==> inputs of v32 <==
Design alu, start of the top module:
module alu #(
	parameter DATA_WIDTH = 32,
	parameter INST_WIDTH = 4
)(
	input                   i_clk,
	input                   i_rst_n,
	input  [DATA_WIDTH-1:0] i_data_a,
	input  [DATA_WIDTH-1:0] i_data_b,
	input  [INST_WIDTH-1:0] i_inst,
	input                   i_valid,
	output [DATA_WIDTH-1:0] o_data,
	output                  o_overflow,
	output                  o_valid
);
	reg [DATA_WIDTH - 1:0] o_data_r, o_data_w;
	reg o_overflow_r, o_overflow_w;
	reg o_valid_r, o_valid_w;
	reg [2 * DATA_WIDTH - 1:0] o_mul_temp;
	integer i;
	assign o_data = o_data_r;
	assign o_overflow = o_overflow_r;
	assign o_valid = o_valid_r;
	always @(*) begin
		if (i_valid) begin
			case (i_inst)
				4'd0: begin
					o_data_w = i_data_a + i_data_b;
					if (i_data_a[DATA_WIDTH - 1] && i_data_b[DATA_WIDTH - 1] && ~o_data_w[DATA_WIDTH - 1]) begin
						o_overflow_w = 1;
					end
					else if (~i_data_a[DATA_WIDTH - 1] && ~i_data_b[DATA_WIDTH - 1] && o_data_w[DATA_WIDTH - 1]) begin
						o_overflow_w = 1;
					end
					else begin
						o_overflow_w = 0;
					end
					o_valid_w = 1;
				end
				4'd1: begin
					o_data_w = i_data_a - i_data_b;
  ...
Settings: LEC_CHECK=0, ABC_AREA=1, CAP_MARGIN=20, CELL_PAD_IN_SITES_DETAIL_PLACEMENT=2, CELL_PAD_IN_SITES_GLOBAL_PLACEMENT=2, CORE_ASPECT_RATIO=1.63, CORE_MARGIN=5, CORE_UTILIZATION=65, CTS_CLUSTER_DIAMETER=144, MAX_ROUTING_LAYER=met4, MIN_ROUTING_LAYER=met1, PLACE_DENSITY_LB_ADDON=0.25, SLEW_MARGIN=40, TNS_END_PERCENT=65; clock period 6.55 ns.
run.sh (not shown) runs the stock make flow with config.mk's settings and CLKGATE_MAP_FILE=.
==> v10 (differences from v32) <==
Settings changed: ABC_AREA 1 to default, CELL_PAD_IN_SITES_DETAIL_PLACEMENT 2 to default, CELL_PAD_IN_SITES_GLOBAL_PLACEMENT 2 to default, CORE_ASPECT_RATIO 1.63 to default, CORE_MARGIN 5 to 2, CORE_UTILIZATION 65 to 71, CTS_CLUSTER_DIAMETER 144 to default, HOLD_SLACK_MARGIN from default to -0.09, MAX_ROUTING_LAYER met4 to default, MIN_ROUTING_LAYER met1 to default, PLACE_DENSITY_LB_ADDON 0.25 to default, SETUP_SLACK_MARGIN from default to 1.32, SLEW_MARGIN 40 to 20, TNS_END_PERCENT 65 to default.
==> flow/constraint.sdc (replaced) <==
create_clock -name core_clock -period 10.5 [get_ports {i_clk}]
set_input_delay 2.1000 -clock core_clock [delete_from_list [all_inputs] [get_ports {i_clk}]]
set_output_delay 2.1000 -clock core_clock [all_outputs]
set_load 0.01 [all_outputs]
==> out/qor.yml <==
synthesis:
  area_leaders: "fa_1, ha_1, inv_1"
  synthAoiAreaFrac: 0.125
  xor_share: 0.0138
  common_cells: "inv_1, nor2_1, fa_1, nand2_1, ha_1"
  syn_avg_cell_area_um2: 8.08
floorplan:
  die_y_um: 242
status:
  tool.error: "[ERROR GRT-0116] Global routing finished with congestion. Check the congestion regions in the DRC Viewer."
  outcome: "aborted with a tool error"
  failing_step: "5_1_grt"
Source of the figures above: v10

==> out/qor.yml <==
status:
  tool.error: "[ERROR FLW-0024] Place density exceeds 1.0 (current PLACE_DENSITY_LB_ADDON =  0.25). Please check if the value of  PLACE_DENSITY_LB_ADDON is between 0 and 0.99."
  failing_step: "3_1_place_gp_skip_io"
  outcome: "aborted with a tool error"
synthesis:
  area_leaders: "fa_1, inv_1, nand2_1"
  syn_avg_cell_area_um2: 6.80
  synthAoiAreaFrac: 0.0921
  common_cells: "inv_1, nand2_1, fa_1, ha_1, nor2_1"
  xor_share: 0.00267
Source of the figures above: v32


---

==> job 1514: inputs <==
==> flow/design.v <==
module alu #(
	parameter DATA_WIDTH = 32,
	parameter INST_WIDTH = 4
)(
	input                   i_clk,
	input                   i_rst_n,
	input  [DATA_WIDTH-1:0] i_data_a,
	input  [DATA_WIDTH-1:0] i_data_b,
	input  [INST_WIDTH-1:0] i_inst,
	input                   i_valid,
	output [DATA_WIDTH-1:0] o_data,
	output                  o_overflow,
	output                  o_valid
);
	reg [DATA_WIDTH - 1:0] o_data_r, o_data_w;
	reg o_overflow_r, o_overflow_w;
	reg o_valid_r, o_valid_w;
	reg [2 * DATA_WIDTH - 1:0] o_mul_temp;
	integer i;
	assign o_data = o_data_r;
	assign o_overflow = o_overflow_r;
	assign o_valid = o_valid_r;
	always @(*) begin
		if (i_valid) begin
			case (i_inst)
				4'd0: begin
					o_data_w = i_data_a + i_data_b;
					if (i_data_a[DATA_WIDTH - 1] && i_data_b[DATA_WIDTH - 1] && ~o_data_w[DATA_WIDTH - 1]) begin
						o_overflow_w = 1;
					end
					else if (~i_data_a[DATA_WIDTH - 1] && ~i_data_b[DATA_WIDTH - 1] && o_data_w[DATA_WIDTH - 1]) begin
						o_overflow_w = 1;
					end
					else begin
						o_overflow_w = 0;
					end
					o_valid_w = 1;
				end
				4'd1: begin
					o_data_w = i_data_a - i_data_b;
					if (~i_data_a[DATA_WIDTH - 1] && i_data_b[DATA_WIDTH - 1] && o_data_w[DATA_WIDTH - 1]) begin
						o_overflow_w = 1;
					end
					else if (i_data_a[DATA_WIDTH - 1] && ~i_data_b[DATA_WIDTH - 1] && ~o_data_w[DATA_WIDTH - 1]) begin
						o_overflow_w = 1;
					end
					else begin
						o_overflow_w = 0;
					end
					o_valid_w = 1;
				end
				4'd2: begin
					o_data_w = i_data_a * i_data_b;
					if ((i_data_a[DATA_WIDTH - 1] == i_data_b[DATA_WIDTH - 1]) && o_data_w[DATA_WIDTH - 1]) begin
						o_overflow_w = 1;
					end
					else if ((i_data_a[DATA_WIDTH - 1] != i_data_b[DATA_WIDTH - 1]) && ~o_data_w[DATA_WIDTH - 1]) begin
						o_overflow_w = 1;
					end
					else begin
						o_overflow_w = 0;
					end
					o_valid_w = 1;
				end
				4'd3: begin
					if (~i_data_a[DATA_WIDTH - 1] && i_data_b[DATA_WIDTH - 1]) begin
						o_data_w = i_data_a;
					end
					else if (i_data_a[DATA_WIDTH - 1] && ~i_data_b[DATA_WIDTH - 1]) begin
						o_data_w = i_data_b;
					end
					else if (i_data_a > i_data_b) begin
						o_data_w = i_data_a;
					end
					else begin
						o_data_w = i_data_b;
					end
					o_overflow_w = 0;
					o_valid_w = 1;
				end
				4'd4: begin
					if (~i_data_a[DATA_WIDTH - 1] && i_data_b[DATA_WIDTH - 1]) begin
						o_data_w = i_data_b;
					end
					else if (i_data_a[DATA_WIDTH - 1] && ~i_data_b[DATA_WIDTH - 1]) begin
						o_data_w = i_data_a;
					end
					else if (i_data_a < i_data_b) begin
						o_data_w = i_data_a;
					end
					else begin
						o_data_w = i_data_b;
					end
					o_overflow_w = 0;
					o_valid_w = 1;
				end
				4'd5: begin
					{o_overflow_w, o_data_w} = i_data_a + i_data_b;
					o_valid_w = 1;
				end
				4'd6: begin
					o_data_w = i_data_a - i_data_b;
					if (i_data_a < i_data_b) begin
						o_overflow_w = 1;
					end
					else begin
						o_overflow_w = 0;
					end
					o_valid_w = 1;
				end
				4'd7: begin
					o_mul_temp = i_data_a * i_data_b;
					o_overflow_w = 0;
					for (i = DATA_WIDTH; i < 2 * DATA_WIDTH; i = i + 1) begin
						if (o_mul_temp[i]) begin
							o_overflow_w = 1;
						end
					end
					o_data_w = o_mul_temp[DATA_WIDTH - 1:0];
					o_valid_w = 1;
				end
				4'd8: begin
					if (i_data_a > i_data_b) begin
						o_data_w = i_data_a;
					end
					else begin
						o_data_w = i_data_b;
					end
					o_overflow_w = 0;
					o_valid_w = 1;
				end
				4'd9: begin
					if (i_data_a < i_data_b) begin
						o_data_w = i_data_a;
					end
					else begin
						o_data_w = i_data_b;
					end
					o_overflow_w = 0;
					o_valid_w = 1;
				end
				4'd10: begin
					o_data_w = i_data_a & i_data_b;
					o_overflow_w = 0;
					o_valid_w = 1;
				end
				4'd11: begin
					o_data_w = i_data_a | i_data_b;
					o_overflow_w = 0;
					o_valid_w = 1;
				end
				4'd12: begin
					o_data_w = (i_data_a & ~i_data_b) | (~i_data_a & i_data_b);
					o_overflow_w = 0;
					o_valid_w = 1;
				end
				4'd13: begin
					o_data_w = ~i_data_a;
					o_overflow_w = 0;
					o_valid_w = 1;
				end
				4'd14: begin
					for (i = 0; i < DATA_WIDTH; i = i + 1) begin
						o_data_w[i] = i_data_a[DATA_WIDTH - 1 - i];
					end
					o_overflow_w = 0;
					o_valid_w = 1;
				end
				default: begin
					o_overflow_w = 0;
					o_data_w = 0;
					o_valid_w = 1;
				end
			endcase
		end
		else begin
			o_overflow_w = 0;
			o_data_w = 0;
			o_valid_w = 0;
		end
	end
	always @(posedge i_clk or negedge i_rst_n) begin
		if (~i_rst_n) begin
			o_data_r <= 0;
			o_overflow_r <= 0;
			o_valid_r <= 0;
		end
		else begin
			o_data_r <= o_data_w;
			o_overflow_r <= o_overflow_w;
			o_valid_r <= o_valid_w;
		end
	end
endmodule
==> flow/run.sh <==
#!/bin/bash
# the make line also repeats each setting of config.mk as NAME=value (left out here)
make -C /OpenROAD-flow-scripts/flow DESIGN_CONFIG=/design/flow/config.mk WORK_HOME=/design/flow/orfs CLKGATE_MAP_FILE= finish
==> flow/config.mk <==
export PLATFORM = sky130hd
export DESIGN_NAME = alu
export DESIGN_NICKNAME = alu
export VERILOG_FILES = /design/flow/design.v
export SDC_FILE = /design/flow/constraint.sdc
export NUM_CORES = 4
export LEC_CHECK = 0
export ABC_AREA = 1
export CAP_MARGIN = 0
export CELL_PAD_IN_SITES_DETAIL_PLACEMENT = 1
export CELL_PAD_IN_SITES_GLOBAL_PLACEMENT = 0
export CORE_ASPECT_RATIO = 1.07
export CORE_MARGIN = 3
export CORE_UTILIZATION = 64
export CTS_CLUSTER_DIAMETER = 342
export CTS_CLUSTER_SIZE = 95
export GPL_ROUTABILITY_DRIVEN = 0
export GPL_TIMING_DRIVEN = 1
export HOLD_SLACK_MARGIN = -0.08
export PLACE_DENSITY_LB_ADDON = 0.23
export SETUP_SLACK_MARGIN = -0.69
export SLEW_MARGIN = 10
export TNS_END_PERCENT = 25
==> flow/constraint.sdc <==
create_clock -name core_clock -period 12.9 [get_ports {i_clk}]
set_input_delay 2.5800 -clock core_clock [delete_from_list [all_inputs] [get_ports {i_clk}]]
set_output_delay 2.5800 -clock core_clock [all_outputs]
set_load 0.01 [all_outputs]
==> inputs of job 4474, as changes to job 1514 <==
==> flow/config.mk (replaced) <==
export PLATFORM = sky130hd
export DESIGN_NAME = alu
export DESIGN_NICKNAME = alu
export VERILOG_FILES = /design/flow/design.v
export SDC_FILE = /design/flow/constraint.sdc
export NUM_CORES = 4
export LEC_CHECK = 0
export CAP_MARGIN = 20
export CORE_MARGIN = 2
export CORE_UTILIZATION = 34
export SLEW_MARGIN = 20
==> flow/constraint.sdc (replaced) <==
create_clock -name core_clock -period 11.8 [get_ports {i_clk}]
set_input_delay 2.3600 -clock core_clock [delete_from_list [all_inputs] [get_ports {i_clk}]]
set_output_delay 2.3600 -clock core_clock [all_outputs]
set_load 0.01 [all_outputs]
==> inputs of job 586, as changes to job 1514 <==
==> flow/config.mk (replaced) <==
export PLATFORM = sky130hd
export DESIGN_NAME = alu
export DESIGN_NICKNAME = alu
export VERILOG_FILES = /design/flow/design.v
export SDC_FILE = /design/flow/constraint.sdc
export NUM_CORES = 4
export LEC_CHECK = 0
export ABC_AREA = 1
export CAP_MARGIN = 10
export CORE_MARGIN = 2
export CORE_UTILIZATION = 29
export CTS_CLUSTER_DIAMETER = 337
export CTS_CLUSTER_SIZE = 48
export SLEW_MARGIN = 20
==> flow/constraint.sdc (replaced) <==
create_clock -name core_clock -period 12.0 [get_ports {i_clk}]
set_input_delay 2.4000 -clock core_clock [delete_from_list [all_inputs] [get_ports {i_clk}]]
set_output_delay 2.4000 -clock core_clock [all_outputs]
set_load 0.01 [all_outputs]
==> inputs of job 6394, as changes to job 1514 <==
==> flow/config.mk (replaced) <==
export PLATFORM = sky130hd
export DESIGN_NAME = alu
export DESIGN_NICKNAME = alu
export VERILOG_FILES = /design/flow/design.v
export SDC_FILE = /design/flow/constraint.sdc
export NUM_CORES = 4
export LEC_CHECK = 0
export ABC_AREA = 1
export CAP_MARGIN = 20
export CELL_PAD_IN_SITES_GLOBAL_PLACEMENT = 1
export CORE_MARGIN = 7
export CORE_UTILIZATION = 22
export CTS_CLUSTER_DIAMETER = 331
export CTS_CLUSTER_SIZE = 95
export GPL_TIMING_DRIVEN = 0
export PLACE_DENSITY_LB_ADDON = 0.29
export SETUP_SLACK_MARGIN = -0.61
export SLEW_MARGIN = 5
export TNS_END_PERCENT = 25
==> flow_metrics.tcl <==
# metrics dict for downstream scripts
set metrics [dict create \
    outcome "stopped before the end" \
    stop_stage "detailed placement (3_5_place_dp)" \
    first-error "[ERROR DPL-0033] detailed placement checks failed during check placement." \
    syn_area_mm2 0.0459 \
    fp-utilization 0.653 \
    chipArea_mm2 0.0750 \
    synth_nets 8081 \
    synthTopCellsByArea "fa_1 (39%), inv_1 (17%), nand2_1 (14%)" \
    rows 100 \
    syn_area_per_cell_um2 6.80 \
    seq_area_frac_synth 0.0185 \
]
# the run above: job 1514

==> flow_metrics.tcl <==
# collected from the flow reports
set metrics [dict create \
    outcome "finished clean" \
    synth-main-ff-cell "dfrtp_1" \
    rows 146 \
    chipArea_mm2 0.162 \
    syn_inst 6751 \
    synth_nets 8081 \
    grtUsageMet2 0.384 \
    syn_area_mm2 0.0459 \
    synthTopCellsByArea "fa_1 (39%), inv_1 (17%), nand2_1 (14%)" \
    fp-utilization 0.291 \
    critPathSlowestCell "clkdlybuf4s50_1" \
    syn_area_per_cell_um2 6.80 \
]
# the run above: job 586

==> flow_metrics.tcl <==
# collected from the flow reports
set metrics [dict create \
    synth_nets 6291 \
    rsz0062_at_grt "false" \
    fp-utilization 0.341 \
    synthTopCellsByArea "fa_1 (45%), ha_1 (11%), inv_1 (9.1%)" \
    syn_area_per_cell_um2 8.08 \
    syn_area_mm2 0.0401 \
    htreeDepth 2 \
    seq_area_frac_synth 0.0212 \
    ys_sh_simple 0.153 \
    clockRootBuffer "clkbuf_16" \
    outcome "finished clean" \
    nNonClkBuffers 331 \
]
# the run above: job 4474

==> flow_metrics.tcl <==
# collected from the flow reports
set metrics [dict create \
    outcome "finished clean" \
    nMultiInputCombCells 4293 \
    crit_start "i_data_a[25]" \
    synth_nets 8081 \
    rows 167 \
    synthTopCellsByArea "fa_1 (39%), inv_1 (17%), nand2_1 (14%)" \
    yosysCellCount 6751 \
    chipArea_mm2 0.222 \
    syn_area_per_cell_um2 6.80 \
    cts_sinks 34 \
    grt_overflow 0 \
    seq_area_frac_synth 0.0185 \
    top_layer "met5" \
    fa_ha_area_frac 0.490 \
]
# the run above: job 6394

